===== design/flow/run.sh =====
#!/bin/bash
# the make line also repeats each setting of config.mk as NAME=value (left out here)
make -C /OpenROAD-flow-scripts/flow DESIGN_CONFIG=/design/flow/config.mk WORK_HOME=/design/flow/orfs CLKGATE_MAP_FILE= finish

===== design/flow/config.mk =====
export PLATFORM = sky130hd
export DESIGN_NAME = SevenSegmentALU
export DESIGN_NICKNAME = SevenSegmentALU
export VERILOG_FILES = /design/flow/design.v
export SDC_FILE = /design/flow/constraint.sdc
export NUM_CORES = 4
export LEC_CHECK = 0
export ABC_AREA = 1
export CAP_MARGIN = 5
export CELL_PAD_IN_SITES_GLOBAL_PLACEMENT = 2
export CORE_ASPECT_RATIO = 1.19
export CORE_MARGIN = 5
export CORE_UTILIZATION = 70
export CTS_CLUSTER_DIAMETER = 97
export CTS_CLUSTER_SIZE = 82
export GPL_TIMING_DRIVEN = 0
export HOLD_SLACK_MARGIN = 0.16
export MIN_ROUTING_LAYER = met2
export PLACE_DENSITY = 0.8
export SLEW_MARGIN = 5
export TNS_END_PERCENT = 55

===== design/flow/constraint.sdc =====
create_clock -name core_clock -period 7.24 [get_ports {clk}]
set_input_delay 1.4480 -clock core_clock [delete_from_list [all_inputs] [get_ports {clk}]]
set_output_delay 1.4480 -clock core_clock [all_outputs]
set_load 0.01 [all_outputs]

===== design/flow/design.v =====
`timescale 1ns / 1ps
module bcdSubDigit(
    input  [3:0] a,
    input  [3:0] b,
    input  borrowIn,
    output reg [3:0] result,
    output reg     borrowOut
);
    wire [4:0] tempSubBinary = a - b - (borrowIn ? 1'b1 : 1'b0); 
    always @(*) begin
        if (tempSubBinary[4] == 1) begin
            borrowOut = 1;
            result = tempSubBinary + 10; 
        end else begin
            borrowOut = 0;
            result = tempSubBinary[3:0];
        end
    end
endmodule
`timescale 1ns / 1ps
module buttonSyncPulse(
    input  clk,
    input  resetPulse,
    input  button,
    output buttonPulse
);
    parameter DEBOUNCE_CLKS = 240000;
    reg [$clog2(DEBOUNCE_CLKS)-1:0] debounceCounter; 
    reg debouncedButton; 
    always @(posedge clk) begin
        if (~resetPulse) begin 
            debounceCounter <= 0;
            debouncedButton <= 1; 
        end else begin
            if (button != debouncedButton) begin
                if (debounceCounter == (DEBOUNCE_CLKS - 1)) begin
                    debouncedButton <= button; 
                    debounceCounter <= 0; 
                end else begin
                    debounceCounter <= debounceCounter + 1;
                end
            end else begin
                debounceCounter <= 0;
            end
        end
    end
    reg debouncedButtonSync1;
    reg debouncedButtonSync2; 
    always @(posedge clk) begin
        if (~resetPulse) begin 
            debouncedButtonSync1 <= 1;
            debouncedButtonSync2 <= 1;
        end else begin
            debouncedButtonSync1 <= debouncedButton;       
            debouncedButtonSync2 <= debouncedButtonSync1; 
        end
    end
    reg debouncedButtonSync2Delayed; 
    always @(posedge clk) begin
        if (~resetPulse) begin 
            debouncedButtonSync2Delayed <= 1;
        end else begin
            debouncedButtonSync2Delayed <= debouncedButtonSync2; 
        end
    end
    assign buttonPulse = !debouncedButtonSync2 && debouncedButtonSync2Delayed;
endmodule
`timescale 1ns / 1ps
module systemResetHandler(
    input  clk,
    input  reset,
    output resetPulse
);
    parameter DEBOUNCE_CLKS = 240000;
    reg [$clog2(DEBOUNCE_CLKS)-1:0] debounceCounter;
    reg debouncedReset;
    always @(posedge clk) begin 
        if (reset != debouncedReset) begin
            if (debounceCounter == (DEBOUNCE_CLKS - 1)) begin
                debouncedReset <= reset;
                debounceCounter <= 0;
            end else begin
                debounceCounter <= debounceCounter + 1;
            end
        end else begin
            debounceCounter <= 0;
        end
    end
    assign resetPulse = ~debouncedReset; 
endmodule
`timescale 1ns / 1ps
module SevenSegmentALU(
    input clk, 
    input reset,
    input onesBtn, 
    input tensBtn, 
    input hundredsBtn, 
    input sign, 
    input enter, 
    output [6:0] seg,
    output [3:0] anode 
);
    parameter DEBOUNCE_CLKS = 1000;
    wire resetPulse;
    systemResetHandler #(.DEBOUNCE_CLKS(DEBOUNCE_CLKS)) resetHandlerInstance (
        .clk(clk),
        .reset(reset),
        .resetPulse(resetPulse)
    );
    wire onesBtnPulse;
    buttonSyncPulse #(.DEBOUNCE_CLKS(DEBOUNCE_CLKS)) onesBtnGen (
        .clk(clk),
        .resetPulse(resetPulse), 
        .button(onesBtn),
        .buttonPulse(onesBtnPulse)
    );
    wire tensBtnPulse;
    buttonSyncPulse #(.DEBOUNCE_CLKS(DEBOUNCE_CLKS)) tensBtnGen (
        .clk(clk),
        .resetPulse(resetPulse), 
        .button(tensBtn),
        .buttonPulse(tensBtnPulse)
    );
    wire hundredsBtnPulse;
    buttonSyncPulse #(.DEBOUNCE_CLKS(DEBOUNCE_CLKS)) hundredsBtnGen (
        .clk(clk),
        .resetPulse(resetPulse), 
        .button(hundredsBtn),
        .buttonPulse(hundredsBtnPulse)
    );
    wire signPulse;
    buttonSyncPulse #(.DEBOUNCE_CLKS(DEBOUNCE_CLKS)) signBtnGen (
        .clk(clk),
        .resetPulse(resetPulse), 
        .button(sign),
        .buttonPulse(signPulse)
    );
    wire enterPulse;
    buttonSyncPulse #(.DEBOUNCE_CLKS(DEBOUNCE_CLKS)) enterBtnGen (
        .clk(clk),
        .resetPulse(resetPulse), 
        .button(enter),
        .buttonPulse(enterPulse)
    );
    reg [3:0] bcdOnes;
    reg [3:0] bcdTens;
    reg [3:0] bcdHundreds;
    reg [3:0] bcdThousands;
    wire numberOn; 
    wire finished; 
    reg [15:0] firstNumber;
    reg [15:0] secondNumber;
    reg [15:0] sum;
    reg [16:0] carry;
    reg [2:0] state;
    localparam STATE_INPUT_1        = 3'd0;
    localparam STATE_WAIT_1         = 3'd1;
    localparam STATE_INPUT_2        = 3'd2;
    localparam STATE_WAIT_2         = 3'd3;
    localparam STATE_CALC           = 3'd4;
    localparam STATE_UPDATE_DISPLAY = 3'd5;
    localparam STATE_DONE           = 3'd6;
    assign numberOn = (state == STATE_INPUT_2);
    assign finished = (state == STATE_DONE);
    wire [3:0] firstNumberThousandsVal  = firstNumber[15:12];
    wire [3:0] firstNumberHundredsVal = firstNumber[11:8];
    wire [3:0] firstNumberTensVal     = firstNumber[7:4];
    wire [3:0] firstNumberOnesVal     = firstNumber[3:0];
    wire [3:0] secondNumberThousandsVal = secondNumber[15:12];
    wire [3:0] secondNumberHundredsVal  = secondNumber[11:8];
    wire [3:0] secondNumberTensVal      = secondNumber[7:4];
    wire [3:0] secondNumberOnesVal      = secondNumber[3:0];
    reg [3:0] addResultOnes;
    reg [3:0] addResultTens;
    reg [3:0] addResultHundreds;
    reg carryOneAdd;
    reg carryTenAdd;
    reg carryHundredAdd;
    wire [15:0] sameSignCalculatedSum = {firstNumberThousandsVal, addResultHundreds, addResultTens, addResultOnes};
    always @(*) begin 
        if ((firstNumberOnesVal + secondNumberOnesVal) > 9) begin
            addResultOnes = firstNumberOnesVal + secondNumberOnesVal + 6;
            carryOneAdd = 1;
        end else begin
            addResultOnes = firstNumberOnesVal + secondNumberOnesVal;
            carryOneAdd = 0;
        end
        if ((firstNumberTensVal + secondNumberTensVal + carryOneAdd) > 9) begin
            addResultTens = firstNumberTensVal + secondNumberTensVal + carryOneAdd + 6;
            carryTenAdd = 1;
        end else begin
            addResultTens = firstNumberTensVal + secondNumberTensVal + carryOneAdd;
            carryTenAdd = 0;
        end
        if ((firstNumberHundredsVal + secondNumberHundredsVal + carryTenAdd) > 9) begin
            addResultHundreds = firstNumberHundredsVal + secondNumberHundredsVal + carryTenAdd + 6;
            carryHundredAdd = 1;
        end else begin
            addResultHundreds = firstNumberHundredsVal + secondNumberHundredsVal + carryTenAdd;
            carryHundredAdd = 0;
        end
    end
    wire isFirstMagnitudeGreater = (firstNumber[11:0] > secondNumber[11:0]);
    wire areMagnitudesEqual      = (firstNumber[11:0] == secondNumber[11:0]);
    wire [3:0] largerMagnitudeHundreds  = isFirstMagnitudeGreater ? firstNumberHundredsVal : secondNumberHundredsVal;
    wire [3:0] largerMagnitudeTens      = isFirstMagnitudeGreater ? firstNumberTensVal     : secondNumberTensVal;
    wire [3:0] largerMagnitudeOnes      = isFirstMagnitudeGreater ? firstNumberOnesVal     : secondNumberOnesVal;
    wire [3:0] smallerMagnitudeHundreds = isFirstMagnitudeGreater ? secondNumberHundredsVal : firstNumberHundredsVal;
    wire [3:0] smallerMagnitudeTens     = isFirstMagnitudeGreater ? secondNumberTensVal     : firstNumberTensVal;
    wire [3:0] smallerMagnitudeOnes     = isFirstMagnitudeGreater ? secondNumberOnesVal     : firstNumberOnesVal;
    wire [3:0] resultMagnitudeHundreds, resultMagnitudeTens, resultMagnitudeOnes;
    wire borrowOutOnes, borrowOutTens, borrowOutHundreds;
    bcdSubDigit subOnesInstance (
        .a(largerMagnitudeOnes),
        .b(smallerMagnitudeOnes),
        .borrowIn(1'b0),
        .result(resultMagnitudeOnes),
        .borrowOut(borrowOutOnes)
    );
    bcdSubDigit subTensInstance (
        .a(largerMagnitudeTens),
        .b(smallerMagnitudeTens),
        .borrowIn(borrowOutOnes),
        .result(resultMagnitudeTens),
        .borrowOut(borrowOutTens)
    );
    bcdSubDigit subHundredsInstance (
        .a(largerMagnitudeHundreds),
        .b(smallerMagnitudeHundreds),
        .borrowIn(borrowOutTens),
        .result(resultMagnitudeHundreds),
        .borrowOut(borrowOutHundreds)
    );
    wire [3:0] finalSumSign = areMagnitudesEqual ? 15 : (isFirstMagnitudeGreater ? firstNumberThousandsVal : secondNumberThousandsVal);
    wire [15:0] differentSignCalculatedSum = {finalSumSign, resultMagnitudeHundreds, resultMagnitudeTens, resultMagnitudeOnes};
    always @(posedge clk) begin
        if (~resetPulse) begin
            bcdOnes <= 0;
            bcdTens <= 0;
            bcdHundreds <= 0;
            bcdThousands <= 15;
            firstNumber <= 0;
            secondNumber <= 0;
            sum <= 0;
            carry <= 0;
            state <= STATE_INPUT_1;
        end else begin
            case (state)
                STATE_INPUT_1: begin
                    if (enterPulse) begin
                        firstNumber <= {bcdThousands, bcdHundreds, bcdTens, bcdOnes};
                        state <= STATE_WAIT_1;
                    end else begin
                        if (onesBtnPulse) begin
                            if (bcdOnes == 9) begin
                                bcdOnes <= 0;
                            end else begin
                                bcdOnes <= bcdOnes + 1;
                            end
                        end
                        if (tensBtnPulse) begin
                            if (bcdTens == 9) begin
                                bcdTens <= 0;
                            end else begin
                                bcdTens <= bcdTens + 1;
                            end
                        end
                        if (hundredsBtnPulse) begin
                            if (bcdHundreds == 9) begin
                                bcdHundreds <= 0;
                            end else begin
                                bcdHundreds <= bcdHundreds + 1;
                            end
                        end
                        if (signPulse) begin
                            case(bcdThousands)
                                15: bcdThousands <= 14;
                                14: bcdThousands <= 15;
                                default: bcdThousands <= 15;
                            endcase
                        end
                    end
                end
                STATE_WAIT_1: begin
                    if (~enter) begin
                        bcdOnes <= 0;
                        bcdTens <= 0;
                        bcdHundreds <= 0;
                        bcdThousands <= 15;
                        state <= STATE_INPUT_2;
                    end
                end
                STATE_INPUT_2: begin
                    if (enterPulse) begin
                        secondNumber <= {bcdThousands, bcdHundreds, bcdTens, bcdOnes};
                        state <= STATE_WAIT_2;
                    end else begin
                        if (onesBtnPulse) begin
                            if (bcdOnes == 9) begin
                                bcdOnes <= 0;
                            end else begin
                                bcdOnes <= bcdOnes + 1;
                            end
                        end
                        if (tensBtnPulse) begin
                            if (bcdTens == 9) begin
                                bcdTens <= 0;
                            end else begin
                                bcdTens <= bcdTens + 1;
                            end
                        end
                        if (hundredsBtnPulse) begin
                            if (bcdHundreds == 9) begin
                                bcdHundreds <= 0;
                            end else begin
                                bcdHundreds <= bcdHundreds + 1;
                            end
                        end
                        if (signPulse) begin
                            case(bcdThousands)
                                15: bcdThousands <= 14;
                                14: bcdThousands <= 15;
                                default: bcdThousands <= 15;
                            endcase
                        end
                    end
                end
                STATE_WAIT_2: begin
                    if (~enter) begin
                        state <= STATE_CALC;
                    end
                end
                STATE_CALC: begin
                    if (firstNumberThousandsVal == secondNumberThousandsVal) begin
                        sum <= sameSignCalculatedSum;
                        carry[16] <= carryHundredAdd;
                    end else begin 
                        sum <= differentSignCalculatedSum;
                        carry <= 0;
                    end
                    state <= STATE_UPDATE_DISPLAY;
                end
                STATE_UPDATE_DISPLAY: begin
                    bcdOnes <= sum[3:0];
                    bcdTens <= sum[7:4];
                    bcdHundreds <= sum[11:8];
                    bcdThousands <= sum[15:12];
                    state <= STATE_DONE;
                end
                STATE_DONE: begin
                end
            endcase
        end
    end
    parameter MUX_COUNT_MAX = 3000;
    reg [11:0] muxClkCounter;
    reg muxPulse;
    reg [1:0] digitSelector;
    reg [3:0] currentDisplayBcd;
    reg [3:0] anodeOutputReg;
    assign anode = anodeOutputReg;
    always @(posedge clk) begin
        if (~resetPulse) begin
            muxClkCounter <= 0;
            muxPulse <= 0;
            digitSelector <= 0;
            anodeOutputReg <= 4'b1111;
            currentDisplayBcd <= 0;
        end else begin
            if (muxClkCounter == MUX_COUNT_MAX - 1) begin
                muxClkCounter <= 0;
                muxPulse <= 1;
                digitSelector <= digitSelector + 1;
            end else begin
                muxClkCounter <= muxClkCounter + 1;
                muxPulse <= 0;
            end
            if (muxPulse) begin
                case (digitSelector)
                    2'd0: begin
                        anodeOutputReg <= 4'b1110;
                        currentDisplayBcd <= bcdOnes;
                    end
                    2'd1: begin
                        anodeOutputReg <= 4'b1101;
                        currentDisplayBcd <= bcdTens;
                    end
                    2'd2: begin
                        anodeOutputReg <= 4'b1011;
                        currentDisplayBcd <= bcdHundreds;
                    end
                    2'd3: begin
                        anodeOutputReg <= 4'b0111;
                        currentDisplayBcd <= bcdThousands;
                    end
                endcase
            end
        end
    end
    reg [6:0] segOutReg;
    assign seg = segOutReg;
    always @(*) begin
        case(currentDisplayBcd)
            4'b0000: segOutReg = 7'b0111111;
            4'b0001: segOutReg = 7'b0000110;
            4'b0010: segOutReg = 7'b1011011;
            4'b0011: segOutReg = 7'b1001111;
            4'b0100: segOutReg = 7'b1100110;
            4'b0101: segOutReg = 7'b1101101;
            4'b0110: segOutReg = 7'b1111101;
            4'b0111: segOutReg = 7'b0000111;
            4'b1000: segOutReg = 7'b1111111;
            4'b1001: segOutReg = 7'b1101111;
            4'b1110: segOutReg = 7'b1000000;
            4'b1111: segOutReg = 7'b0000000;
            default: segOutReg = 7'b0000000;
        endcase
    end
endmodule

==> reports/metrics.csv, run 1 <==
metric;value;unit
compound_area_frac;0.176;
synth_flops;181;
rows;45;
yosys_cells;1230;
top_cell;nand2_1;
netlist_instances;1230;
netlist_area;9220;um2
synth-xor-area-share;0.0228;
ys_sh_simple;0.223;
die_h;135;um
mux_share;0;
core;12800;um2
initCoreUtil;0.718;
edf_count;1;
ys.flop_type;dfxtp_1;
top_cell_area_share;0.391;
dieArea;15600;um2
syn_avg_cell_area;7.49;um2
common_cells;nand2_1 (203), dfxtp_1 (180), inv_1 (179);
synth_cell_types;51;
top_logic_kind;simple AND/OR/NAND/NOR gates;
die_w;115;um
fp_nets;1303;
synth_chip_area;9220;um2
async_flop_share;0;
area_leaders;dfxtp_1 (39%), nand2_1 (8.3%), ha_1 (7.7%);
outcome;stopped before the end;
yosysWarnings;4;
ys_sh_adder;0.0969;
ys_seq_share;0.394;
lastStage;global placement without I/O (3_1_place_gp_skip_io);
top_area_cell;dfxtp_1;
stop_error;[ERROR GPL-0301] Utilization 137.557 % exceeds 100%.;
==> run 2: changes to the inputs <==
Settings changed: ABC_AREA 1 to default, CAP_MARGIN 5 to 20, CELL_PAD_IN_SITES_GLOBAL_PLACEMENT 2 to 3, CORE_ASPECT_RATIO 1.19 to default, CORE_MARGIN 5 to 2, CORE_UTILIZATION 70 to 40, CTS_CLUSTER_DIAMETER 97 to default, CTS_CLUSTER_SIZE 82 to default, GPL_ROUTABILITY_DRIVEN from default to 0, HOLD_SLACK_MARGIN 0.16 to default, MIN_ROUTING_LAYER met2 to default, PLACE_DENSITY 0.8 to default, SLEW_MARGIN 5 to 0, TNS_END_PERCENT 55 to 35.
Clock period 7.24 ns to 10.0 ns, I/O delays scaled along.
==> run 2 against run 1 <==
Compared with the run above: the run now finishes clean; synthesized cell count down 14%; synthesized area down 1.0%; die size up 54%.
==> reports/metrics.csv, run 2 <==
metric;value;unit
antenna_found_initial;0;
async_flop_share;0;
slew_headroom;0.396;
post-dp-hpwl;16.0;mm
seqCellArea;3630;um2
grt_setup_unrepaired;no;
drt_drc_violations_left;0;
core;22500;um2
netlist_area;9120;um2
worstSetupEndpointType;flop;
common_cells;dfxtp_1 (180), nor2_1 (136), nand2_1 (126);
seq_power_share;0.523;
dr.pass1.iters;5;
clk-power;0.000651;W
wl_per_cell;15.2;um
fp_nets;1133;
power.group.top;registers;
edf_count;1;
initCoreUtil;0.405;
worstReg2RegEnd;sum[11]$_SDFFE_PP0P_;
synth-xor-area-share;0.0881;
grt_max_degree;19;
hp-class;reg2reg;
power.switching;0.000319;W
ys.flop_type;dfxtp_1;
worstPathMaxFanout;8;
cp.depth;25;
r2r_cells;25;
cts_max_level;4;
fin_hold_ws;0.409;ns
ios;18;
clock-sinks;181;
cp_slowest_stage_delay;0.42;ns
post_cts_resized;0;
holdBufCountCts;0;
worstPathArrival;6.44;ns
portBuffers;17;
overflow;0;
final_core_util;0.454;
mux_share;0.0217;
antenna_cells;0;
viasPerCell;4.99;
route.vias.total;6959;
compound_area_frac;0.138;
p_clk_frac;0.470;
cp-startpoint;secondNumber[1]$_SDFFE_PP0P_;
mi_logic_area;5140;um2
die_h;155;um
pre_cts_ws;3.80;ns
fin_ws;3.88;ns
rows;55;
clock-root-buffer;clkbuf_16;
worstHoldStart;onesBtnGen.debouncedButtonSync1$_SDFF_PP1_;
finalSetupTns;0;ns
worst-path-buf-inv;3;
top_cell;dfxtp_1;
required;10.32;ns
finalPower;0.00139;W
top_cell_area_share;0.395;
cp-start-kind;flop;
p_int;0.00107;W
fin_skew;0.0137;ns
hold_violations;0;
swShare;0.230;
grt_pass1_wl;35.4;mm
yosysWarnings;4;
critPathSlowestCell;dfxtp_1;
critPathKind;reg2reg;
powerDensity;136;nW/um2
dr.first_iter.drc_count;337;
period_used_share;0.612;
totalWireLength;21.2;mm
clk_pin_slew;0.07;ns
holdPathEnd;onesBtnGen.debouncedButtonSync2$_SDFF_PP1_;
period_needed;6.12;ns
regToRegSetupSlack;3.88;ns
cp-endpoint;sum[11]$_SDFFE_PP0P_;
clock.fmax;163;MHz
fillCellCount;2295;
synth_flops;181;
cts_buffers;17;
yosys_cells;1060;
p_seq;0.000724;W
max-cap-violations;0;
die_w;155;um
cts_tree;yes;
netlist_instances;1060;
grt_use_total;0.187;
warnings;50;
top_logic_kind;simple AND/OR/NAND/NOR gates;
synth_chip_area;9120;um2
p_leak;3.69;nW
syn_avg_cell_area;8.60;um2
ys_sh_simple;0.218;
timing.rr.start;secondNumber[1]$_SDFFE_PP0P_;
post_cts_buffers;0;
pwr-share-comb;0.008;
top_area_cell;dfxtp_1;
slew_viol_final;0;
synth_cell_types;68;
num-nets-final;1169;
ant_nets;0;
hold_depth;1;
ys_sh_adder;0.0980;
grt_pass1_vias;6743;
clock_path_buffers;2;
ys_seq_share;0.398;
critical_path.top_delay_family;adder cells;
areaGrowthSynthToFinish;12.0;%
area_leaders;dfxtp_1 (40%), ha_1 (7.8%), xnor2_1 (5.8%);
setup_viol;0;
clock_latency;0.43;ns
powerComb;0.0000105;W
outcome;timing/DRC/antenna clean;
worst_pin_slew;0.906;ns
peakVddDrop;0.0914;mV
path_common_cell;fa_1;
dieArea;24000;um2
run 2: cell type report:
class	instances	share of cell area
multi-input cells	791	0.504
flip-flops and latches	181	0.356
clock buffers	19	0.0434
well taps	285	0.0349
inverters	53	0.0195
repair buffers	17	0.0167
plain buffers	35	0.0142
clock inverters	13	0.0120
run 2: stage by stage:
step           cells  cell area, um2
6_report        1394           10200
5_1_grt         1394           10200
4_1_cts         1394           10200
3_5_place_dp    1362            9650
3_3_place_gp    1362            9650
2_1_floorplan   1060            9120
run 2: per-layer routing:
metal / routed length [um] / share of wire / up-vias / track usage
met4: 170 / 0.0080 / 0 / 0.0410
met1: 11100 / 0.52 / 3211 / 0.265
li1: - / - / 3685 / -
met2: 9580 / 0.45 / 51 / 0.299
met3: 352 / 0.017 / 12 / 0.0312
met5: 0 / 0 / - / 0
==> run 3: changes to the inputs <==
Settings changed: ABC_AREA from default to 1, CELL_PAD_IN_SITES_GLOBAL_PLACEMENT 3 to default, CORE_UTILIZATION 40 to 70, CTS_CLUSTER_DIAMETER from default to 372, CTS_CLUSTER_SIZE from default to 32, GPL_ROUTABILITY_DRIVEN 0 to default, GPL_TIMING_DRIVEN 0 to default, PLACE_DENSITY_LB_ADDON from default to 0.14, SETUP_SLACK_MARGIN from default to 1.13, SLEW_MARGIN 0 to 20, TNS_END_PERCENT 35 to default.
Clock period 10.0 ns to 3.97 ns, I/O delays scaled along.
==> run 3 against run 2 <==
Compared with the run above: now fails the layout checks on setup timing; global-route usage rose by 21 points; final cell count is 12% higher; critical path depth is 5 higher; critical path type unchanged; clock skew fell by 0.00053 ns; sequential cell count is the same; via count rose by 44%; synthesized cell count increased by 16%; register-to-register slack worse by 5.3 ns; synthesized area increased by 1.1%; count of clock-buffer cells in the layout up 3; die size decreased by 41%; sequential power went up to 2.5 times the previous value.
==> reports/metrics.csv, run 3 <==
metric;value;unit
fin_hold_ws;0.412;ns
powerComb;0.0000282;W
post-dp-hpwl;14.7;mm
core;12700;um2
path_common_cell;inv_2;
yosys_cells;1230;
top_logic_kind;simple AND/OR/NAND/NOR gates;
common_cells;nand2_1 (203), dfxtp_1 (180), inv_1 (179);
clock-sinks;181;
clock-root-buffer;clkbuf_16;
cp-endpoint;sum[11]$_SDFFE_PP0P_;
synth_cell_types;51;
hp-class;reg2reg;
warnings;51;
peakVddDrop;0.366;mV
pre_cts_ws;-0.700;ns
worst-path-buf-inv;8;
ys.flop_type;dfxtp_1;
p_clk_frac;0.485;
regToRegSetupSlack;-1.38;ns
cts_tree;yes;
portBuffers;17;
worstReg2RegEnd;sum[11]$_SDFFE_PP0P_;
finalSetupTns;-9.83;ns
swShare;0.213;
fin_ws;-1.38;ns
required;4.30;ns
wl_met2;13.9;mm
routed.top_layer;met4;
p_seq;0.00183;W
cp_slowest_stage_delay;0.55;ns
cp-startpoint;firstNumber[3]$_SDFFE_PP0P_;
powerDensity;311;nW/um2
critPathSlowestCell;dfxtp_1;
ios;18;
clock.fmax;187;MHz
setup_viol;10;
rows;41;
syn_avg_cell_area;7.49;um2
die_h;119;um
edf_count;1;
initCoreUtil;0.724;
mux_share;0;
seq_power_share;0.508;
dr.pass1.iters;7;
worstPathMaxFanout;13;
cp-start-kind;flop;
critPathKind;reg2reg;
ys_sh_adder;0.0969;
hold_depth;1;
power.group.top;registers;
timing.rr.start;firstNumber[3]$_SDFFE_PP0P_;
async_flop_share;0;
fp_nets;1303;
die_w;119;um
overflow;0;
route.vias.total;10000;
fin_skew;0.0132;ns
wl_met1;11.2;mm
netlist_area;9220;um2
grt_setup_unrepaired;yes;
worstPathArrival;5.69;ns
synth_flops;181;
final_cell_count_no_fill;1558;
grt_pass1_vias;9389;
clock_latency;0.44;ns
top_cell;nand2_1;
dieArea;14100;um2
grt_use_total;0.396;
place_inst;1465;
clk-power;0.00174;W
grt_pass1_wl;44.8;mm
power.switching;0.000765;W
synth-xor-area-share;0.0228;
num-nets-final;1446;
period_needed;5.35;ns
netlist_instances;1230;
slew_viol_final;0;
max-cap-violations;0;
hold_violations;0;
antenna_found_initial;1;
ant_nets;0;
clock_path_buffers;2;
totalWireLength;32.1;mm
ys_sh_simple;0.223;
dr.first_iter.drc_count;1547;
viasPerCell;6.44;
areaGrowthSynthToFinish;25.6;%
antenna_cells;0;
holdPathEnd;onesBtnGen.debouncedButtonSync2$_SDFF_PP1_;
placed_cell_area;10100;um2
area_leaders;dfxtp_1 (39%), nand2_1 (8.3%), ha_1 (7.7%);
critical_path.top_delay_family;adder cells;
top_area_cell;dfxtp_1;
worstSetupEndpointType;flop;
period_used_share;1.35;
cts_buffers;17;
slew_headroom;0.233;
yosysWarnings;4;
drt_drc_violations_left;0;
cp.depth;30;
ys_seq_share;0.394;
compound_area_frac;0.176;
outcome;failed layout checks;
worstHoldStart;onesBtnGen.debouncedButtonSync1$_SDFF_PP1_;
wl_met3;3.94;mm
wl_per_cell;20.6;um
design_area;11600;um2
so_faults;setup timing;
top_cell_area_share;0.391;
p_int;0.00283;W
cts_max_level;4;
synth_chip_area;9220;um2
p_leak;5.08;nW
grt_max_degree;51;
clk_pin_slew;0.08;ns
worst_pin_slew;1.15;ns
place_congestion;0.905;
pwr-share-comb;0.008;
r2r_cells;30;
[run 3: through the flow]
stage | total power [W] | util
global route | 0.00366 | 0.910
floorplan | 0.00188 | -
global placement | 0.00189 | 0.798
CTS | 0.00357 | 0.889
detailed placement | 0.00189 | 0.798
finish | 0.00360 | 0.910
[run 3: timing repair]
action,CTS,global route
buffers inserted,49,12
resized,51,47
pin swaps,32,35
endpoints found under the setup margin,9,15
hold buffers,0,0
[run 3: layer usage]
metal,vias up,track usage
met2,854,0.642
li1,4336,-
met4,0,0.300
met5,-,0
met1,4501,0.449
met3,338,0.0975
[run 3: final cells by class]
class	instances	area (um2)
flip-flops and latches	181	3650
clock buffers	22	484
multi-input cells	840	5190
fillers	562	1150
repair buffers	152	1230
inverters	181	684
clock inverters	10	119
well taps	172	215
==> run 4: changes to the inputs <==
Settings changed: CAP_MARGIN 20 to 30, CELL_PAD_IN_SITES_DETAIL_PLACEMENT from default to 2, CELL_PAD_IN_SITES_GLOBAL_PLACEMENT from default to 1, CORE_MARGIN 2 to 4, CORE_UTILIZATION 70 to 40, CTS_CLUSTER_DIAMETER 372 to default, CTS_CLUSTER_SIZE 32 to 43, GPL_ROUTABILITY_DRIVEN from default to 1, GPL_TIMING_DRIVEN from default to 0, HOLD_SLACK_MARGIN from default to 0.21, MIN_ROUTING_LAYER from default to met2, PLACE_DENSITY_LB_ADDON 0.14 to default, SETUP_SLACK_MARGIN 1.13 to 0.7, SLEW_MARGIN 20 to 35, TNS_END_PERCENT from default to 35.
Clock period 3.97 ns to 10.0 ns, I/O delays scaled along.
==> run 4 against run 3 <==
Compared with the run above: now clean on timing, DRC and antenna; sequential power fell by about 60%; largest cell class unchanged; clock power fell by 61%; hold slack improved by 0.0099 ns; sequential share of layout area rose by 3.6 points; via count rose by 15%; final cell count rose by 0.51%; highest routed layer is now met5.
==> reports/metrics.csv, run 4 <==
metric;value;unit
holdBufCountCts;0;
powerDensity;137;nW/um2
clock-sinks;181;
netlist_area;9220;um2
initCoreUtil;0.407;
dieArea;25500;um2
ys_seq_share;0.394;
grt_pass1_wl;47.0;mm
fin_ws;4.14;ns
top_area_cell;dfxtp_1;
overflow;0;
finalSetupTns;0;ns
pwr-share-comb;0.008;
critPathKind;reg2reg;
path_common_cell;inv_1;
required;10.36;ns
worstReg2RegEnd;sum[11]$_SDFFE_PP0P_;
post_cts_buffers;0;
outcome;timing/DRC/antenna clean;
core;22600;um2
fin_skew;0.0148;ns
totalWireLength;28.9;mm
setup_viol;0;
yosys_cells;1230;
rows;55;
grt_setup_unrepaired;no;
worstPathMaxFanout;10;
cp_slowest_stage_delay;0.46;ns
ys.flop_type;dfxtp_1;
max-cap-violations;0;
clk_pin_slew;0.08;ns
ys_sh_adder;0.0969;
common_cells;nand2_1 (203), dfxtp_1 (180), inv_1 (179);
portBuffers;17;
die_h;160;um
grt_pass1_vias;13400;
synth_chip_area;9220;um2
yosysWarnings;4;
p_leak;4.40;nW
r2r_cells;32;
dr.pass1.iters;6;
synth_flops;181;
drt_drc_violations_left;0;
place_congestion;0.773;
antenna_found_initial;0;
synth-xor-area-share;0.0228;
worst-path-buf-inv;9;
regToRegSetupSlack;4.14;ns
worstPathArrival;6.22;ns
clock_latency;0.45;ns
ios;18;
cts_tree;yes;
warnings;50;
die_w;160;um
period_needed;5.86;ns
netlist_instances;1230;
ys_sh_simple;0.223;
num-nets-final;1341;
powerComb;0.0000116;W
grt_use_total;0.339;
p_int;0.00107;W
post-dp-hpwl;20.5;mm
fin_hold_ws;0.422;ns
power.group.top;registers;
slew_headroom;0.368;
place_inst;1533;
dr.first_iter.drc_count;1500;
cts_max_level;4;
edf_count;1;
cp-start-kind;flop;
wl_per_cell;18.4;um
mux_share;0;
hold_depth;1;
route.vias.total;11500;
power.switching;0.000346;W
period_used_share;0.586;
p_clk_frac;0.479;
top_cell;nand2_1;
clock-root-buffer;clkbuf_16;
peakVddDrop;0.116;mV
fp_nets;1303;
critPathSlowestCell;fa_1;
top_cell_area_share;0.391;
clock.fmax;171;MHz
clock_path_buffers;2;
grt_max_degree;19;
ant_nets;0;
worstHoldStart;enterBtnGen.debouncedButtonSync1$_SDFF_PP1_;
cp-endpoint;sum[11]$_SDFFE_PP0P_;
compound_area_frac;0.176;
syn_avg_cell_area;7.49;um2
p_seq;0.000724;W
final_cell_count_no_fill;1566;
cp-startpoint;secondNumber[1]$_SDFFE_PP0P_;
antenna_cells;0;
cp.depth;32;
clk-power;0.000676;W
hp-class;reg2reg;
top_logic_kind;simple AND/OR/NAND/NOR gates;
cts_buffers;17;
post_cts_resized;0;
viasPerCell;7.36;
areaGrowthSynthToFinish;12.1;%
pre_cts_ws;4.14;ns
hold_violations;0;
async_flop_share;0;
worstSetupEndpointType;flop;
slew_viol_final;0;
area_leaders;dfxtp_1 (39%), nand2_1 (8.3%), ha_1 (7.7%);
synth_cell_types;51;
timing.rr.start;secondNumber[1]$_SDFFE_PP0P_;
critical_path.top_delay_family;adder cells;
placed_cell_area;9750;um2
seq_power_share;0.513;
worst_pin_slew;0.948;ns
swShare;0.245;
holdPathEnd;enterBtnGen.debouncedButtonSync2$_SDFF_PP1_;
design_area;10300;um2
==> run 4: area by class of cell <==
| class | instances | area, um2 |
|---|---|---|
| fill | 2638 | 12300 |
| multi-input combinational | 840 | 4780 |
| sequential | 181 | 3630 |
| inverter | 181 | 679 |
| clock buffer | 19 | 443 |
| tap | 285 | 357 |
| timing repair buffer | 19 | 183 |
| clock inverter | 13 | 133 |
| buffer | 28 | 125 |
==> run 4: per-stage QoR <==
stage	util	total power [W]
after detailed placement	0.431	0.000753
after CTS	0.456	0.00142
final	0.456	0.00141
after global placement	0.430	0.000752
after floorplan	-	0.000747
after global routing	0.456	0.00146
==> run 4: layer usage <==
layer	share of wire	vias to the layer above	wire length, um	GRT usage
met5	0.0041	-	119	0.0473
li1	-	4095	-	-
met2	0.56	3141	16100	0.426
met3	0.39	158	11200	0.447
met1	0	4119	0	-
met4	0.053	7	1530	0.0606
==> run 5: changes to the inputs <==
Settings changed: CAP_MARGIN 30 to 40, CELL_PAD_IN_SITES_DETAIL_PLACEMENT 2 to default, CELL_PAD_IN_SITES_GLOBAL_PLACEMENT 1 to default, CORE_MARGIN 4 to 2, CORE_UTILIZATION 40 to 72, CTS_CLUSTER_DIAMETER from default to 211, CTS_CLUSTER_SIZE 43 to 100, GPL_ROUTABILITY_DRIVEN 1 to default, GPL_TIMING_DRIVEN 0 to default, HOLD_SLACK_MARGIN 0.21 to default, MIN_ROUTING_LAYER met2 to default, SETUP_SLACK_MARGIN 0.7 to -0.24, SLEW_MARGIN 35 to 20, TNS_END_PERCENT 35 to default.
Clock period 10.0 ns to 6.93 ns, I/O delays scaled along.
==> run 5 against run 4 <==
Compared with the run above: clock skew decreased by 0.0049 ns; maximum frequency increased by 6.2%; critical path depth decreased by 1; final cell count decreased by 8.8%; critical path type unchanged; largest cell class unchanged.
==> reports/metrics.csv, run 5 <==
metric;value;unit
holdBufCountCts;0;
place_inst;1396;
holdPathEnd;onesBtnGen.debouncedButtonSync2$_SDFF_PP1_;
seq_power_share;0.510;
critical_path.top_delay_family;adder cells;
fin_skew;0.00991;ns
overflow;0;
post_cts_buffers;0;
regToRegSetupSlack;1.41;ns
clock.fmax;181;MHz
totalWireLength;19.7;mm
critPathKind;reg2reg;
dieArea;13700;um2
core;12600;um2
ios;18;
async_flop_share;0;
place_congestion;0.854;
drt_drc_violations_left;0;
pre_cts_ws;1.43;ns
clock-root-buffer;clkbuf_16;
grt_max_degree;67;
dr.pass1.iters;7;
compound_area_frac;0.176;
cts_buffers;17;
path_common_cell;inv_1;
worstReg2RegEnd;sum[11]$_SDFFE_PP0P_;
yosys_cells;1230;
pwr-share-comb;0.008;
cp-start-kind;flop;
ys_seq_share;0.394;
worst-path-buf-inv;7;
clk-power;0.000990;W
timing.rr.start;secondNumber[11]$_SDFFE_PP0P_;
antenna_cells;0;
die_w;117;um
syn_avg_cell_area;7.49;um2
cp-endpoint;sum[11]$_SDFFE_PP0P_;
power.group.top;registers;
cp-startpoint;secondNumber[11]$_SDFFE_PP0P_;
post_cts_resized;0;
yosysWarnings;4;
worstSetupEndpointType;flop;
clock_latency;0.44;ns
grt_setup_unrepaired;no;
top_cell;nand2_1;
portBuffers;17;
mux_share;0;
common_cells;nand2_1 (203), dfxtp_1 (180), inv_1 (179);
p_seq;0.00105;W
ys_sh_adder;0.0969;
wl_per_cell;13.8;um
finalSetupTns;0;ns
p_clk_frac;0.483;
peakVddDrop;0.155;mV
slew_viol_final;0;
dr.first_iter.drc_count;587;
initCoreUtil;0.733;
setup_viol;0;
warnings;50;
required;7.30;ns
swShare;0.211;
p_leak;4.39;nW
post-dp-hpwl;13.4;mm
antenna_found_initial;0;
worstPathArrival;5.89;ns
cts_max_level;4;
ys.flop_type;dfxtp_1;
area_leaders;dfxtp_1 (39%), nand2_1 (8.3%), ha_1 (7.7%);
fp_nets;1303;
num-nets-final;1316;
r2r_cells;31;
clk_pin_slew;0.07;ns
max-cap-violations;0;
critPathSlowestCell;fa_1;
top_cell_area_share;0.391;
grt_pass1_vias;7251;
ys_sh_simple;0.223;
clock-sinks;181;
powerDensity;203;nW/um2
p_int;0.00162;W
cts_tree;yes;
fin_ws;1.41;ns
grt_use_total;0.298;
period_needed;5.52;ns
outcome;timing/DRC/antenna clean;
cp.depth;31;
synth_chip_area;9220;um2
ant_nets;0;
netlist_instances;1230;
hold_violations;0;
edf_count;1;
clock_path_buffers;2;
rows;41;
period_used_share;0.797;
netlist_area;9220;um2
areaGrowthSynthToFinish;9.91;%
synth_flops;181;
cp_slowest_stage_delay;0.45;ns
power.switching;0.000433;W
synth_cell_types;51;
route.vias.total;7866;
grt_pass1_wl;32.5;mm
slew_headroom;0.472;
worstHoldStart;onesBtnGen.debouncedButtonSync1$_SDFF_PP1_;
worstPathMaxFanout;28;
synth-xor-area-share;0.0228;
hold_depth;1;
fillCellCount;897;
top_logic_kind;simple AND/OR/NAND/NOR gates;
die_h;117;um
hp-class;reg2reg;
final_cell_count_no_fill;1428;
top_area_cell;dfxtp_1;
powerComb;0.0000154;W
viasPerCell;5.51;
worst_pin_slew;0.788;ns
run 5: layer usage:
layer,GRT usage,up-vias,wire (um)
met4,0.114,0,400
li1,-,4070,-
met5,0,-,0
met2,0.503,186,9130
met3,0.0695,39,1150
met1,0.372,3571,8970
run 5: cell type report:
cell class	instances	area [um2]	share of cell area
Sequential cell	181	3630	0.359
Timing Repair Buffer	22	215	0.0212
Inverter	181	679	0.0671
Clock buffer	21	470	0.0464
Clock inverter	11	138	0.0136
Multi-Input combinational cell	840	4780	0.472
Tap cell	172	215	0.0212
run 5: stage by stage:
stage          instance area [um2]  hold WS (ns)   util  power [W]
6_report                     10100         0.403  0.806    0.00205
3_3_place_gp                  9510         0.391  0.756    0.00108
5_1_grt                      10100         0.420  0.806    0.00210
3_5_place_dp                  9520         0.398  0.758    0.00109
2_1_floorplan                 9220         0.389      -    0.00108
4_1_cts                      10100         0.411  0.806    0.00206
==> run 6: changes to the inputs <==
Settings changed: ABC_AREA 1 to 0, CAP_MARGIN 40 to 20, CELL_PAD_IN_SITES_DETAIL_PLACEMENT from default to 1, CORE_UTILIZATION 72 to 51, CTS_CLUSTER_DIAMETER 211 to 373, CTS_CLUSTER_SIZE 100 to 99, HOLD_SLACK_MARGIN from default to -0.1, SETUP_SLACK_MARGIN -0.24 to default, SLEW_MARGIN 20 to 30, TNS_END_PERCENT from default to 35.
Clock period 6.93 ns to 10.0 ns, I/O delays scaled along.
==> run 6 against run 5 <==
Compared with the run above: via count decreased by 7.5%; sequential share of layout area increased by 0.16 points; setup slack improved by 2.3 ns; global-route usage decreased by 5.0 points; still clean on timing, DRC and antenna; critical endpoint unchanged; maximum frequency decreased by 12%; register-to-register slack improved by 2.3 ns; synthesized cell count decreased by 14%; critical path depth decreased by 7; clock skew decreased by 0.00088 ns; largest power group unchanged; largest cell class unchanged.
==> reports/metrics.csv, run 6 <==
metric;value;unit
outcome;timing/DRC/antenna clean;
period_needed;6.27;ns
antenna_cells;0;
edf_count;1;
post-dp-hpwl;15.2;mm
rows;48;
mux_share;0.0217;
async_flop_share;0;
critPathSlowestCell;ha_1;
cp-startpoint;secondNumber[10]$_SDFFE_PP0P_;
ys.flop_type;dfxtp_1;
dr.first_iter.drc_count;351;
path_common_cell;fa_1;
compound_area_frac;0.138;
top_logic_kind;simple AND/OR/NAND/NOR gates;
portBuffers;17;
worstReg2RegEnd;sum[11]$_SDFFE_PP0P_;
clock-root-buffer;clkbuf_16;
area_leaders;dfxtp_1 (40%), ha_1 (7.8%), xnor2_1 (5.8%);
warnings;48;
common_cells;dfxtp_1 (180), nor2_1 (136), nand2_1 (126);
final_core_util;0.579;
critical_path.top_delay_family;adder cells;
top_cell_area_share;0.395;
totalWireLength;22.2;mm
path_cells;inv_1 > ha_1 > nand4_4 > a211o_1 > a31oi_4 > mux2i_1 > ha_1 > a211oi_2 > o31a_4 > fa_1 > inv_1 > fa_1 > nand2b_1 > a21oi_1 > xnor2_2 > fa_1 > inv_1 > fa_1 > nand2b_1 > a21oi_1 > xnor2_2 > or3_1 > mux2i_1 > o21ai_1;
clock_latency;0.44;ns
yosys_cells;1060;
core;17400;um2
hold_violations;0;
p_clk_frac;0.496;
max-cap-violations;0;
drt_drc_violations_left;0;
cp_slowest_stage_delay;0.52;ns
holdBufCountCts;0;
worstPathMaxFanout;17;
yosysWarnings;4;
finalPower;0.00146;W
timing.rr.start;secondNumber[10]$_SDFFE_PP0P_;
worstPathArrival;6.59;ns
cp.depth;24;
hold_depth;1;
r2r_cells;24;
num-nets-final;1137;
hp-class;reg2reg;
period_used_share;0.627;
worst_pin_slew;0.857;ns
cts_buffers;17;
final_cell_count_no_fill;1301;
critPathKind;reg2reg;
required;10.32;ns
p_leak;3.68;nW
clock_path_buffers;2;
slew_viol_final;0;
ys_sh_adder;0.0980;
seq_power_share;0.496;
route.vias.total;7275;
ys_seq_share;0.398;
clk_pin_slew;0.07;ns
peakVddDrop;0.128;mV
grt_use_total;0.249;
ys_sh_simple;0.218;
cts_max_level;4;
grt_setup_unrepaired;no;
die_h;138;um
worstHoldStart;enterBtnGen.debouncedButtonSync1$_SDFF_PP1_;
p_seq;0.000724;W
die_w;138;um
synth_chip_area;9120;um2
dr.pass1.iters;4;
powerDensity;145;nW/um2
cp-start-kind;flop;
place_inst;1270;
top_cell;dfxtp_1;
fin_skew;0.00903;ns
fp_nets;1133;
areaGrowthSynthToFinish;10.6;%
top_area_cell;dfxtp_1;
overflow;0;
grt_pass1_wl;36.9;mm
synth_flops;181;
finalSetupTns;0;ns
synth_cell_types;68;
worst-path-buf-inv;3;
netlist_area;9120;um2
clock-sinks;181;
powerComb;0.0000106;W
cp-endpoint;sum[11]$_SDFFE_PP0P_;
wl_per_cell;17.1;um
synth-xor-area-share;0.0881;
post_cts_resized;0;
clock.fmax;159;MHz
worstSetupEndpointType;flop;
ant_nets;0;
swShare;0.223;
holdPathEnd;enterBtnGen.debouncedButtonSync2$_SDFF_PP1_;
initCoreUtil;0.524;
netlist_instances;1060;
grt_max_degree;68;
power.switching;0.000325;W
clk-power;0.000724;W
place_congestion;0.889;
post_cts_buffers;0;
p_int;0.00113;W
cts_tree;yes;
pre_cts_ws;3.76;ns
setup_viol;0;
dieArea;19000;um2
regToRegSetupSlack;3.73;ns
ios;18;
slew_headroom;0.427;
pwr-share-comb;0.007;
antenna_found_initial;0;
viasPerCell;5.59;
fin_ws;3.73;ns
grt_pass1_vias;7397;
syn_avg_cell_area;8.60;um2
power.group.top;registers;
[run 6: final cells by class]
| class | count | area [um2] |
|---|---|---|
| Clock buffer | 17 | 425 |
| Clock inverter | 14 | 209 |
| Fill cell | 2065 | 7330 |
| Inverter | 53 | 199 |
| Multi-Input combinational cell | 791 | 5140 |
| Sequential cell | 181 | 3630 |
| Tap cell | 225 | 282 |
| Timing Repair Buffer | 20 | 193 |
[run 6: per-stage QoR]
stage          hold slack (ns)  area (um2)
2_1_floorplan            0.389        9120
4_1_cts                  0.411       10100
3_5_place_dp             0.395        9450
3_3_place_gp             0.394        9450
5_1_grt                  0.432       10100
6_report                 0.412       10100
[run 6: metal layers]
| layer | vias up | wire length [um] | global-route usage |
|---|---|---|---|
| met5 | - | 0 | 0 |
| met1 | 3577 | 10400 | 0.319 |
| met3 | 18 | 641 | 0.0453 |
| met4 | 0 | 206 | 0.0533 |
| met2 | 81 | 11000 | 0.436 |
| li1 | 3599 | - | - |
==> run 7: changes to the inputs <==
Settings changed: ABC_AREA 0 to default, CELL_PAD_IN_SITES_DETAIL_PLACEMENT 1 to default, CORE_ASPECT_RATIO from default to 0.59, CORE_UTILIZATION 51 to 65, CTS_CLUSTER_DIAMETER 373 to default, CTS_CLUSTER_SIZE 99 to default, GPL_ROUTABILITY_DRIVEN from default to 0, HOLD_SLACK_MARGIN -0.1 to default, MAX_ROUTING_LAYER from default to met4, MIN_ROUTING_LAYER from default to met1, PLACE_DENSITY_LB_ADDON from default to 0.07, SETUP_SLACK_MARGIN from default to 0.32, SLEW_MARGIN 30 to 20, TNS_END_PERCENT 35 to 60.
Clock period 10.0 ns to 4.99 ns, I/O delays scaled along.
==> run 7 against run 6 <==
Compared with the run above: the layout now fails its checks (setup timing); synthesized area is the same; utilization up 20 points; maximum frequency increased by 24%; synthesized cell count is the same; sequential cell count did not move; clock skew is 0.0037 ns higher; first-iteration DRC count increased by 110%; via count up 4.0%; non-clock buffer count is 73 higher; cell area up 6.5%; sequential share of layout area fell by 2.1 points; count of clock-buffer cells in the layout is 1 higher.
==> reports/metrics.csv, run 7 <==
metric;value;unit
worstPathArrival;5.39;ns
holdPathEnd;hundredsBtnGen.debouncedButtonSync2$_SDFF_PP1_;
grt_max_degree;66;
worst-path-buf-inv;5;
swShare;0.239;
top_cell;dfxtp_1;
pre_cts_ws;-0.162;ns
p_clk_frac;0.475;
yosys_cells;1060;
slew_viol_final;0;
worstHoldStart;hundredsBtnGen.debouncedButtonSync1$_SDFF_PP1_;
hold_violations;0;
grt_setup_unrepaired;yes;
ys_sh_simple;0.218;
dr.pass1.iters;5;
placed_cell_area;9950;um2
timing.rr.start;secondNumber[7]$_SDFFE_PP0P_;
cts_buffers;17;
compound_area_frac;0.138;
critPathSlowestCell;fa_2;
pwr-share-comb;0.007;
worstSetupEndpointType;flop;
clock-sinks;181;
top_logic_kind;simple AND/OR/NAND/NOR gates;
edf_count;1;
num-nets-final;1210;
worstReg2RegEnd;sum[11]$_SDFFE_PP0P_;
fin_ws;-0.0785;ns
overflow;0;
drt_drc_violations_left;0;
ys.flop_type;dfxtp_1;
common_cells;dfxtp_1 (180), nor2_1 (136), nand2_1 (126);
p_int;0.00214;W
finalSetupTns;-0.0785;ns
netlist_instances;1060;
cts_tree;yes;
areaGrowthSynthToFinish;17.8;%
synth_flops;181;
p_leak;4.04;nW
hold_depth;1;
clk-power;0.00133;W
period_used_share;1.02;
clock.fmax;197;MHz
area_leaders;dfxtp_1 (40%), ha_1 (7.8%), xnor2_1 (5.8%);
so_faults;setup timing;
period_needed;5.07;ns
cp-endpoint;sum[11]$_SDFFE_PP0P_;
core;13800;um2
cp_slowest_stage_delay;0.40;ns
worstPathMaxFanout;5;
warnings;51;
clock_latency;0.43;ns
ys_seq_share;0.398;
fillCellCount;1001;
power.group.top;registers;
viasPerCell;5.64;
syn_avg_cell_area;8.60;um2
cp-startpoint;secondNumber[7]$_SDFFE_PP0P_;
worst_pin_slew;0.932;ns
path_common_cell;fa_2;
ys_sh_adder;0.0980;
top_cell_area_share;0.395;
critPathKind;reg2reg;
synth_cell_types;68;
max-cap-violations;0;
netlist_area;9120;um2
ios;18;
cts_max_level;4;
dieArea;15000;um2
mi_logic_area;5330;um2
portBuffers;17;
slew_headroom;0.379;
die_h;95.0;um
holdBufCountCts;0;
seq_power_share;0.517;
peakVddDrop;0.213;mV
design_area;10700;um2
antenna_found_initial;0;
grt_pass1_wl;34.1;mm
hp-class;reg2reg;
dr.first_iter.drc_count;733;
ant_nets;0;
clock_path_buffers;2;
die_w;158;um
powerDensity;261;nW/um2
synth_chip_area;9120;um2
fp_nets;1133;
grt_pass1_vias;6814;
critical_path.top_delay_family;adder cells;
rows;33;
route.vias.total;7565;
initCoreUtil;0.661;
yosysWarnings;4;
async_flop_share;0;
fin_skew;0.0127;ns
top_area_cell;dfxtp_1;
r2r_cells;26;
seqCellArea;3640;um2
clock-root-buffer;clkbuf_16;
post-dp-hpwl;14.5;mm
cp.depth;26;
antenna_cells;0;
regToRegSetupSlack;-0.08;ns
required;5.31;ns
powerComb;0.0000210;W
outcome;failed layout checks;
wl_per_cell;15.5;um
mux_share;0.0217;
synth-xor-area-share;0.0881;
p_seq;0.00145;W
totalWireLength;20.8;mm
grt_use_total;0.298;
setup_viol;1;
power.switching;0.000669;W
clk_pin_slew;0.08;ns
cp-start-kind;flop;
## run 7: cell type report
class                      instances  share of cell area
inverter                          53              0.0185
tap                              192              0.0224
clock inverter                    14              0.0149
multi-input combinational        791               0.496
sequential                       181               0.339
clock buffer                      18              0.0400
timing repair buffer              93              0.0690
## run 7: stage by stage
stage | cells | total power, W | hold slack [ns] | utilization
2_1_floorplan | 1060 | 0.00150 | 0.389 | -
3_3_place_gp | 1302 | 0.00151 | 0.393 | 0.721
3_5_place_dp | 1302 | 0.00151 | 0.397 | 0.721
4_1_cts | 1339 | 0.00282 | 0.421 | 0.774
5_1_grt | 1342 | 0.00288 | 0.437 | 0.779
6_report | 1342 | 0.00280 | 0.417 | 0.779
## run 7: layer usage
metal | track usage | up-vias | wire (um)
li1 | - | 3763 | -
met1 | 0.439 | 3569 | 10700
met3 | 0.0477 | 17 | 1200
met5 | - | - | 0
met4 | 0.0541 | 0 | 150
met2 | 0.435 | 216 | 8770
## run 7: what timing repair did
action                     CTS  global route
pin swaps                   12             9
setup buffers                5             3
setup endpoints to repair    3             3
gates resized               13            10
==> run 8: changes to the inputs <==
Settings changed: ABC_AREA from default to 0, CELL_PAD_IN_SITES_GLOBAL_PLACEMENT from default to 3, CORE_ASPECT_RATIO 0.59 to 1.21, CORE_UTILIZATION 65 to 31, CTS_CLUSTER_SIZE from default to 41, GPL_ROUTABILITY_DRIVEN 0 to default, GPL_TIMING_DRIVEN from default to 0, MAX_ROUTING_LAYER met4 to default, MIN_ROUTING_LAYER met1 to default, PLACE_DENSITY_LB_ADDON 0.07 to 0.1, SETUP_SLACK_MARGIN 0.32 to default, SLEW_MARGIN 20 to 0, TNS_END_PERCENT 60 to 95.
Clock period 4.99 ns to 7.31 ns, I/O delays scaled along.
==> run 8 against run 7 <==
Compared with the run above: now clean on timing, DRC and antenna; largest power group unchanged; sequential share of layout area up 1.1 points; clock skew fell by 0.0070 ns; largest cell class unchanged; maximum frequency shrank 17%.
==> reports/metrics.csv, run 8 <==
metric;value;unit
clock-sinks;181;
clock_latency;0.43;ns
grt_use_total;0.158;
slew_viol_final;0;
totalWireLength;23.3;mm
cp-endpoint;sum[11]$_SDFFE_PP0P_;
worstSetupEndpointType;flop;
timing.rr.start;secondNumber[2]$_SDFFE_PP0P_;
viasPerCell;4.67;
clock_path_buffers;2;
holdBufCountCts;0;
ys_sh_adder;0.0980;
power.switching;0.000420;W
overflow;0;
required;7.63;ns
dieArea;30800;um2
p_leak;3.71;nW
regToRegSetupSlack;1.20;ns
hold_depth;1;
ys.flop_type;dfxtp_1;
drt_drc_violations_left;0;
clk_pin_slew;0.07;ns
grt_max_degree;17;
peakVddDrop;0.156;mV
worst-path-buf-inv;4;
path_common_cell;fa_1;
mux_share;0.0217;
area_leaders;dfxtp_1 (40%), ha_1 (7.8%), xnor2_1 (5.8%);
cts_tree;yes;
placed_cell_area;9780;um2
dr.first_iter.drc_count;321;
worst_pin_slew;0.874;ns
fin_skew;0.00572;ns
compound_area_frac;0.138;
period_needed;6.11;ns
powerComb;0.0000143;W
r2r_cells;25;
grt_pass1_wl;37.8;mm
top_area_cell;dfxtp_1;
areaGrowthSynthToFinish;13.9;%
hold_violations;0;
async_flop_share;0;
core;29200;um2
critPathSlowestCell;fa_1;
edf_count;1;
top_cell_area_share;0.395;
power.group.top;registers;
rows;69;
worstReg2RegEnd;sum[11]$_SDFFE_PP0P_;
yosys_cells;1060;
post-dp-hpwl;17.7;mm
clock-root-buffer;clkbuf_16;
die_w;160;um
warnings;48;
cts_max_level;4;
synth_cell_types;68;
antenna_found_initial;0;
cp.depth;25;
swShare;0.214;
grt_pass1_vias;6894;
synth_chip_area;9120;um2
clk-power;0.000962;W
cp-start-kind;flop;
outcome;timing/DRC/antenna clean;
netlist_instances;1060;
post_cts_resized;0;
holdPathEnd;onesBtnGen.debouncedButtonSync2$_SDFF_PP1_;
portBuffers;17;
initCoreUtil;0.313;
wl_per_cell;15.5;um
slew_headroom;0.417;
worstPathArrival;6.43;ns
cts_buffers;17;
powerDensity;189;nW/um2
netlist_area;9120;um2
antenna_cells;0;
p_int;0.00155;W
seq_power_share;0.504;
syn_avg_cell_area;8.60;um2
cp_slowest_stage_delay;0.43;ns
synth-xor-area-share;0.0881;
max-cap-violations;0;
die_h;193;um
finalSetupTns;0;ns
top_logic_kind;simple AND/OR/NAND/NOR gates;
grt_setup_unrepaired;no;
dr.pass1.iters;5;
critPathKind;reg2reg;
route.vias.total;7002;
worstHoldStart;onesBtnGen.debouncedButtonSync1$_SDFF_PP1_;
num-nets-final;1169;
clock.fmax;164;MHz
setup_viol;0;
ios;18;
pwr-share-comb;0.007;
p_seq;0.000991;W
ys_seq_share;0.398;
ys_sh_simple;0.218;
design_area;10400;um2
ant_nets;0;
period_used_share;0.836;
worstPathMaxFanout;8;
top_cell;dfxtp_1;
yosysWarnings;4;
post_cts_buffers;0;
p_clk_frac;0.489;
cp-startpoint;secondNumber[2]$_SDFFE_PP0P_;
fp_nets;1133;
place_congestion;0.741;
synth_flops;181;
common_cells;dfxtp_1 (180), nor2_1 (136), nand2_1 (126);
critical_path.top_delay_family;adder cells;
hp-class;reg2reg;
-- run 8: routing by layer --
layer	part of all wire	wire [um]	GRT usage	vias to the layer above
li1	-	-	-	3674
met1	0.47	11000	0.199	3258
met2	0.50	11600	0.279	53
met3	0.019	434	0.0234	17
met4	0.013	299	0.0464	0
met5	0	0	0	-
-- run 8: per-stage QoR --
stage | util | total power (W) | setup WS, ns | hold slack (ns) | std cells
after floorplan | - | 0.00102 | 1.95 | 0.389 | 1060
after global placement | 0.335 | 0.00103 | 1.06 | 0.391 | 1467
after detailed placement | 0.335 | 0.00103 | 1.06 | 0.394 | 1467
after CTS | 0.356 | 0.00200 | 1.04 | 0.411 | 1499
after global routing | 0.356 | 0.00204 | 0.667 | 0.419 | 1499
final | 0.356 | 0.00197 | 1.20 | 0.409 | 1499
-- run 8: layout make-up --
class                           count  area, um2
Fill cell                        3117      18800
Buffer                             35        145
Multi-Input combinational cell    791       5140
Inverter                           53        199
Clock inverter                     14        173
Sequential cell                   181       3630
Timing Repair Buffer               17        170
Tap cell                          390        488
Clock buffer                       18        439
==> run 9: changes to the inputs <==
Settings changed: CELL_PAD_IN_SITES_GLOBAL_PLACEMENT 3 to 0, CORE_UTILIZATION 31 to 67, GPL_TIMING_DRIVEN 0 to 1, PLACE_DENSITY_LB_ADDON 0.1 to default.
Clock period 7.31 ns to 5.03 ns, I/O delays scaled along.
==> run 9 against run 8 <==
Compared with the run above: sequential cell count stayed put; synthesized area stayed put; now fails the layout checks on setup timing; count of clock-buffer cells in the layout is 1 higher; register-to-register slack worse by 1.3 ns; final cell count is 13% lower; non-clock buffer count is 34 higher; largest cell class unchanged; global-route usage is 13 points higher; critical path depth is 4 lower.
==> reports/metrics.csv, run 9 <==
metric;value;unit
cts_max_level;4;
grt_max_degree;33;
top_logic_kind;simple AND/OR/NAND/NOR gates;
top_cell;dfxtp_1;
synth_cell_types;68;
async_flop_share;0;
totalWireLength;20.8;mm
hp-class;reg2reg;
dr.first_iter.drc_count;425;
critPathSlowestCell;fa_2;
worst_pin_slew;1.06;ns
path_common_cell;fa_2;
hold_depth;1;
cp-start-kind;flop;
grt_pass1_vias;7161;
power.group.top;registers;
r2r_cells;21;
synth_chip_area;9120;um2
period_used_share;1.01;
num-nets-final;1203;
path_cells;inv_1 > ha_1 > nand4_1 > a211o_1 > buf_4 > a311oi_1 > a211oi_2 > o31a_4 > fa_2 > inv_2 > fa_2 > nand2b_4 > a21oi_2 > xnor2_2 > fa_2 > inv_2 > fa_2 > ha_4 > or3_1 > mux2i_1 > o21ai_1;
cp-endpoint;sum[11]$_SDFFE_PP0P_;
p_int;0.00220;W
grt_use_total;0.285;
die_w;110;um
portBuffers;17;
cp_slowest_stage_delay;0.47;ns
grt_setup_unrepaired;yes;
wl_per_cell;15.9;um
clock.fmax;197;MHz
antenna_found_initial;0;
common_cells;dfxtp_1 (180), nor2_1 (136), nand2_1 (126);
route.vias.total;7628;
pre_cts_ws;-0.142;ns
regToRegSetupSlack;-0.06;ns
fin_ws;-0.0588;ns
clock_path_buffers;2;
grt_pass1_wl;33.1;mm
core;13200;um2
antenna_cells;0;
powerDensity;261;nW/um2
compound_area_frac;0.138;
overflow;0;
swShare;0.213;
worstHoldStart;onesBtnGen.debouncedButtonSync1$_SDFF_PP1_;
clock-root-buffer;clkbuf_16;
timing.rr.start;secondNumber[4]$_SDFFE_PP0P_;
critical_path.top_delay_family;adder cells;
outcome;failed layout checks;
cts_buffers;17;
setup_viol;1;
viasPerCell;5.82;
seq_power_share;0.515;
fp_nets;1133;
powerComb;0.0000199;W
initCoreUtil;0.692;
ys_sh_simple;0.218;
holdBufCountCts;0;
ant_nets;0;
clock_latency;0.43;ns
die_h;132;um
so_faults;setup timing;
netlist_instances;1060;
period_needed;5.09;ns
cp-startpoint;secondNumber[4]$_SDFFE_PP0P_;
ys_seq_share;0.398;
finalPower;0.00280;W
cp.depth;21;
synth-xor-area-share;0.0881;
ys_sh_adder;0.0980;
rows;46;
top_area_cell;dfxtp_1;
ys.flop_type;dfxtp_1;
syn_avg_cell_area;8.60;um2
hold_violations;0;
areaGrowthSynthToFinish;17.6;%
warnings;52;
slew_viol_final;0;
mux_share;0.0217;
area_leaders;dfxtp_1 (40%), ha_1 (7.8%), xnor2_1 (5.8%);
final_core_util;0.814;
synth_flops;181;
worstSetupEndpointType;flop;
max-cap-violations;0;
fin_skew;0.00675;ns
peakVddDrop;0.237;mV
clock-sinks;181;
slew_headroom;0.293;
pwr-share-comb;0.007;
holdPathEnd;onesBtnGen.debouncedButtonSync2$_SDFF_PP1_;
p_seq;0.00144;W
worstReg2RegEnd;sum[11]$_SDFFE_PP0P_;
required;5.36;ns
post-dp-hpwl;13.8;mm
ios;18;
netlist_area;9120;um2
worst-path-buf-inv;4;
yosysWarnings;4;
critPathKind;reg2reg;
worstPathArrival;5.42;ns
dieArea;14600;um2
p_leak;4.04;nW
edf_count;1;
drt_drc_violations_left;0;
power.switching;0.000595;W
cts_tree;yes;
clk_pin_slew;0.07;ns
p_clk_frac;0.478;
top_cell_area_share;0.395;
place_congestion;0.927;
dr.pass1.iters;8;
worstPathMaxFanout;4;
yosys_cells;1060;
clk-power;0.00134;W
## run 9: cell type report
type / count / area [um2]
Multi-Input combinational cell: 791 / 5390
Sequential cell: 181 / 3650
Fill cell: 880 / 2450
Timing Repair Buffer: 86 / 692
Clock buffer: 19 / 443
Tap cell: 168 / 210
Inverter: 53 / 199
Clock inverter: 13 / 148
## run 9: what timing repair did
| action | in CTS | in global routing |
|---|---|---|
| setup endpoints to repair | 3 | 3 |
| resized | 7 | 33 |
| pin swaps | 6 | 20 |
| setup buffers | 2 | 5 |
## run 9: layer usage
layer / routed length, um / share of wire / GRT usage / up-vias
met3: 1130 / 0.054 / 0.0465 / 59
met5: 0 / 0 / 0 / -
met4: 620 / 0.030 / 0.106 / 0
met2: 10400 / 0.50 / 0.475 / 241
met1: 8700 / 0.42 / 0.366 / 3576
li1: - / - / - / 3752
## run 9: stage by stage
stage                     cell area (um2)  instances  hold WS (ns)  TNS, ns
final                               10700       1311         0.408  -0.0588
after global routing                10700       1311         0.421   -0.680
after CTS                           10500       1306         0.408        0
after detailed placement             9870       1272         0.400   -0.297
after global placement               9870       1272         0.394  -0.0383
after floorplan                      9180       1060         0.389   -0.235
==> run 10: changes to the inputs <==
Settings changed: ABC_AREA 0 to 1, CAP_MARGIN 20 to 0, CELL_PAD_IN_SITES_GLOBAL_PLACEMENT 0 to default, CORE_ASPECT_RATIO 1.21 to default, CORE_UTILIZATION 67 to 72, CTS_CLUSTER_SIZE 41 to 31, GPL_TIMING_DRIVEN 1 to default, PLACE_DENSITY from default to 0.4, SETUP_SLACK_MARGIN from default to -0.28, SLEW_MARGIN 0 to 20, TNS_END_PERCENT 95 to default.
Clock period 5.03 ns to 3.87 ns, I/O delays scaled along.
==> run 10 against run 9 <==
Compared with the run above: still fails the layout checks on setup timing; sequential cell count unchanged; final cell count up 17%; cell area grew 5.9%; sequential share of layout area shrank 1.8 points; register-to-register slack worse by 1.9 ns; non-clock buffer count rose by 48; maximum frequency decreased by 13%; count of clock-buffer cells in the layout down 2; via count up 28%; global-route usage grew 12 points; critical path type unchanged; largest cell class unchanged.
==> reports/metrics.csv, run 10 <==
metric;value;unit
area_leaders;dfxtp_1 (39%), nand2_1 (8.3%), ha_1 (7.7%);
grt_setup_unrepaired;yes;
viasPerCell;6.34;
ios;18;
cts_buffers;17;
critPathSlowestCell;dfxtp_4;
powerDensity;324;nW/um2
ys_sh_adder;0.0969;
critPathKind;reg2reg;
top_cell_area_share;0.391;
core;12600;um2
worstSetupEndpointType;flop;
slew_viol_final;0;
yosys_cells;1230;
path_common_cell;inv_2;
drt_drc_violations_left;0;
mux_share;0;
common_cells;nand2_1 (203), dfxtp_1 (180), inv_1 (179);
outcome;failed layout checks;
antenna_found_initial;0;
period_used_share;1.50;
ys_sh_simple;0.223;
post-dp-hpwl;14.9;mm
synth_cell_types;51;
top_logic_kind;simple AND/OR/NAND/NOR gates;
p_leak;4.96;nW
worst_pin_slew;1.10;ns
cts_max_level;4;
clock-root-buffer;clkbuf_16;
power.group.top;registers;
route.vias.total;9757;
regToRegSetupSlack;-1.95;ns
netlist_area;9220;um2
grt_pass1_wl;43.1;mm
warnings;53;
p_clk_frac;0.484;
required;4.24;ns
period_needed;5.82;ns
r2r_cells;36;
synth-xor-area-share;0.0228;
fin_skew;0.0151;ns
compound_area_frac;0.176;
placed_cell_area;10200;um2
so_faults;setup timing;
cp-startpoint;firstNumber[0]$_SDFFE_PP0P_;
fp_nets;1303;
seq_power_share;0.508;
netlist_instances;1230;
timing.rr.start;firstNumber[0]$_SDFFE_PP0P_;
overflow;0;
edf_count;1;
cts_tree;yes;
holdPathEnd;enterBtnGen.debouncedButtonSync2$_SDFF_PP1_;
peakVddDrop;0.504;mV
holdBufCountCts;0;
wl_per_cell;20.1;um
pre_cts_ws;-0.839;ns
worstPathMaxFanout;4;
p_seq;0.00187;W
die_w;117;um
dr.pass1.iters;14;
synth_flops;181;
place_congestion;0.911;
totalWireLength;31.0;mm
ys_seq_share;0.394;
max-cap-violations;0;
grt_max_degree;47;
swShare;0.238;
clock-sinks;181;
clk-power;0.00178;W
die_h;117;um
p_int;0.00281;W
power.switching;0.000876;W
grt_use_total;0.408;
clock_path_buffers;2;
yosysWarnings;4;
hold_depth;1;
syn_avg_cell_area;7.49;um2
initCoreUtil;0.733;
worstHoldStart;enterBtnGen.debouncedButtonSync1$_SDFF_PP1_;
num-nets-final;1428;
clock_latency;0.45;ns
fillCellCount;581;
antenna_cells;0;
dr.first_iter.drc_count;1743;
finalPower;0.00368;W
pwr-share-comb;0.008;
ant_nets;0;
setup_viol;10;
cp-endpoint;sum[9]$_SDFFE_PP0P_;
place_inst;1467;
fin_ws;-1.95;ns
top_area_cell;dfxtp_1;
ys.flop_type;dfxtp_1;
cp-start-kind;flop;
cp.depth;36;
fin_hold_ws;0.416;ns
powerComb;0.0000283;W
final_cell_count_no_fill;1540;
hold_violations;0;
worstReg2RegEnd;sum[9]$_SDFFE_PP0P_;
dieArea;13700;um2
top_cell;nand2_1;
synth_chip_area;9220;um2
clk_pin_slew;0.08;ns
areaGrowthSynthToFinish;23.3;%
design_area;11400;um2
clock.fmax;172;MHz
async_flop_share;0;
cp_slowest_stage_delay;0.40;ns
hp-class;reg2reg;
grt_pass1_vias;9055;
rows;41;
worst-path-buf-inv;11;
portBuffers;17;
worstPathArrival;6.19;ns
slew_headroom;0.267;
critical_path.top_delay_family;simple AND/OR/NAND/NOR gates;
[run 10: through the flow]
stage,util,setup TNS (ns)
after floorplan,-,-2.37
after global placement,0.809,-1.82
after detailed placement,0.809,-2.59
after CTS,0.889,-3.94
after global routing,0.904,-15.29
final,0.904,-13.52
[run 10: area by class of cell]
cell class | instances | area [um2] | share of cell area
Timing Repair Buffer | 134 | 1060 | 0.0937
Clock buffer | 17 | 425 | 0.0374
Clock inverter | 15 | 176 | 0.0155
Sequential cell | 181 | 3660 | 0.322
Multi-Input combinational cell | 840 | 5130 | 0.452
Inverter | 181 | 688 | 0.0606
Tap cell | 172 | 215 | 0.0189
[run 10: routing by layer]
layer	GRT usage	part of all wire	vias to the layer above
met3	0.193	0.13	282
met2	0.645	0.44	739
met1	0.448	0.36	4427
li1	-	-	4305
met5	0.0333	0.0018	-
met4	0.235	0.071	4
[run 10: what timing repair did]
action	4_1_cts	5_1_grt
setup buffers	33	9
resized	45	37
setup endpoints to repair	4	10
pin swaps	22	34
No activity file was given, so power comes from the tool's default toggle rates.
